== wip/umber ==
Design vedic_mult8_reg, start of the top module:
module vedic_mult8_reg (
  input  wire        clk,
  input  wire [7:0]  a,
  input  wire [7:0]  b,
  output reg  [15:0] p
);
  reg  [7:0]  a_q, b_q;
  wire [15:0] prod;
  bit_8_vedic u_mult (.in1(a_q), .in2(b_q), .out(prod));
  always @(posedge clk) begin
    a_q <= a;
    b_q <= b;
    p   <= prod;
  end
endmodule
Settings: LEC_CHECK=0, ABC_AREA=1, CAP_MARGIN=35, CORE_MARGIN=7, CORE_UTILIZATION=53, CTS_CLUSTER_DIAMETER=331, CTS_CLUSTER_SIZE=100, GPL_ROUTABILITY_DRIVEN=1, GPL_TIMING_DRIVEN=0, SLEW_MARGIN=20, TNS_END_PERCENT=35; clock period 3.42 ns.
run.sh (not shown) runs the stock make flow with config.mk's settings and CLKGATE_MAP_FILE=.
Nothing crashed in wip/umber and all stages finished; the problem is that the final layout failed, the offending checks being negative setup slack.
Inputs modified between wip/umber and wip/maple:
==> flow/config.mk <==
export PLATFORM = sky130hd
export DESIGN_NAME = vedic_mult8_reg
export DESIGN_NICKNAME = vedic_mult8_reg
export VERILOG_FILES = /design/flow/design.v
export SDC_FILE = /design/flow/constraint.sdc
export NUM_CORES = 4
export LEC_CHECK = 0
export CAP_MARGIN = 15
export CORE_MARGIN = 4
export CORE_UTILIZATION = 17
export CTS_CLUSTER_DIAMETER = 278
export GPL_ROUTABILITY_DRIVEN = 1
export GPL_TIMING_DRIVEN = 0
export HOLD_SLACK_MARGIN = 0.04
export MAX_ROUTING_LAYER = met4
export SLEW_MARGIN = 20
==> comparison <==
wip/maple: flow complete, layout not clean; failing: negative setup slack
wip/maple vs. wip/umber: via count shows a reduction of about 15%; total of plain and repair buffers excluding clock buffers has decreased; largest fanout on the critical path lower; total area of multi-input combinational cells up 10%.
Run comparison: wip/maple cell with the largest stage delay on the worst path sky130_fd_sc_hd__fa_2; wip/umber cell with the largest stage delay on the worst path sky130_fd_sc_hd__fa_1
Est. power | wip/maple vs wip/umber | wip/maple higher
In the tables for wip/umber and wip/maple, synthesized area per cell reads lower with wip/umber.
NOTE: hold-critical path depth in wip/maple falls short of that of wip/umber
Here is what was changed in the inputs of wip/juniper compared with wip/maple.
==> flow/config.mk <==
export PLATFORM = sky130hd
export DESIGN_NAME = vedic_mult8_reg
export DESIGN_NICKNAME = vedic_mult8_reg
export VERILOG_FILES = /design/flow/design.v
export SDC_FILE = /design/flow/constraint.sdc
export NUM_CORES = 4
export LEC_CHECK = 0
export CAP_MARGIN = 20
export CORE_MARGIN = 2
export CORE_UTILIZATION = 65
export SLEW_MARGIN = 20
==> flow/constraint.sdc <==
create_clock -name core_clock -period 2.54 [get_ports {clk}]
set_input_delay 0.5080 -clock core_clock [delete_from_list [all_inputs] [get_ports {clk}]]
set_output_delay 0.5080 -clock core_clock [all_outputs]
set_load 0.01 [all_outputs]
Comparing wip/juniper against wip/maple, there is no change at all in number of cells produced by synthesis. For wip/juniper, the flow was terminated by a tool error in global routing and produced no final design. Higher chip width goes to wip/maple over wip/juniper. | die area | lower: wip/juniper |. Number of sinks driven by the clock tree of wip/juniper is on par with wip/maple. | starting utilization of the core area | wip/juniper vs wip/maple | 51 points higher |. [compare] base=wip/maple new=wip/juniper: post-DP HPWL went up 1300 um, row count decreased about 50%. wip/maple -> wip/juniper: final estimated routing congestion in global placement increased by more than 10%.
Input-level comparison between wip/willow and wip/juniper:
diff --git a/flow/config.mk b/flow/config.mk
--- a/flow/config.mk
+++ b/flow/config.mk
@@ -7,5 +7,8 @@
 export LEC_CHECK = 0
+export ABC_AREA = 1
 export CAP_MARGIN = 20
 export CORE_MARGIN = 2
-export CORE_UTILIZATION = 65
+export CORE_UTILIZATION = 40
+export GPL_ROUTABILITY_DRIVEN = 0
+export GPL_TIMING_DRIVEN = 0
 export SLEW_MARGIN = 20
==> flow/constraint.sdc <==
create_clock -name core_clock -period 5.1 [get_ports {clk}]
set_input_delay 1.0200 -clock core_clock [delete_from_list [all_inputs] [get_ports {clk}]]
set_output_delay 1.0200 -clock core_clock [all_outputs]
set_load 0.01 [all_outputs]
==> results <==
wip/willow reached the end of the flow, and the finished layout is clean on the timing, design-rule and antenna checks.
Max number of placement rows across wip/willow and wip/juniper: wip/willow
Clock buffer count from CTS: wip/willow vs wip/juniper identical
In wip/willow, the total standard cell area after synthesis came out 5.9% above the value in wip/juniper.
Min post-CTS setup-driven buffer insertion count across wip/willow and wip/juniper: wip/willow
Compared with wip/juniper, wip/willow shows a placement-stage cell area that is 9.6% lower.
In wip/willow the post-detailed-placement half-perimeter wirelength turned out 24% lower than in wip/juniper.
Compared with wip/juniper, wip/willow shows number of placed cells counting well taps higher by 97.
[wip/willow] synthesized net count rose 24% relative to wip/juniper
Measured against each other, wip/willow and wip/juniper differ in height of the die, the higher figure coming from wip/willow.
Relative to wip/juniper, number of cells produced by synthesis has gone up in wip/willow.
Relative to wip/juniper, the die extent in x measured on wip/willow has increased by more than a quarter.
Edits applied to the flow inputs when going from wip/willow to wip/sierra:
diff --git a/flow/config.mk b/flow/config.mk
--- a/flow/config.mk
+++ b/flow/config.mk
@@ -9,6 +9,10 @@
 export CAP_MARGIN = 20
+export CELL_PAD_IN_SITES_GLOBAL_PLACEMENT = 2
+export CORE_ASPECT_RATIO = 0.5
 export CORE_MARGIN = 2
 export CORE_UTILIZATION = 40
-export GPL_ROUTABILITY_DRIVEN = 0
-export GPL_TIMING_DRIVEN = 0
+export CTS_CLUSTER_DIAMETER = 310
+export CTS_CLUSTER_SIZE = 87
+export PLACE_DENSITY_LB_ADDON = 0.01
 export SLEW_MARGIN = 20
+export TNS_END_PERCENT = 5
Findings:
wip/sierra — met3 demand-to-capacity share in global routing 1.4 points higher, wip/willow as reference. [compare] base=wip/willow new=wip/sierra: number of global-route vias before repair went up 2.9%; area growth from synthesis to layout went up; wire length after detailed routing rose 930 um; met2 wirelength from detailed routing saw an increase; placeable core region went down. The final area in wip/sierra sits 0.48% above the value recorded for wip/willow. Re number of search-and-repair iterations in the first detailed-routing pass: no difference whatsoever between wip/sierra and wip/willow.
Power and IR drop assume default switching activity.
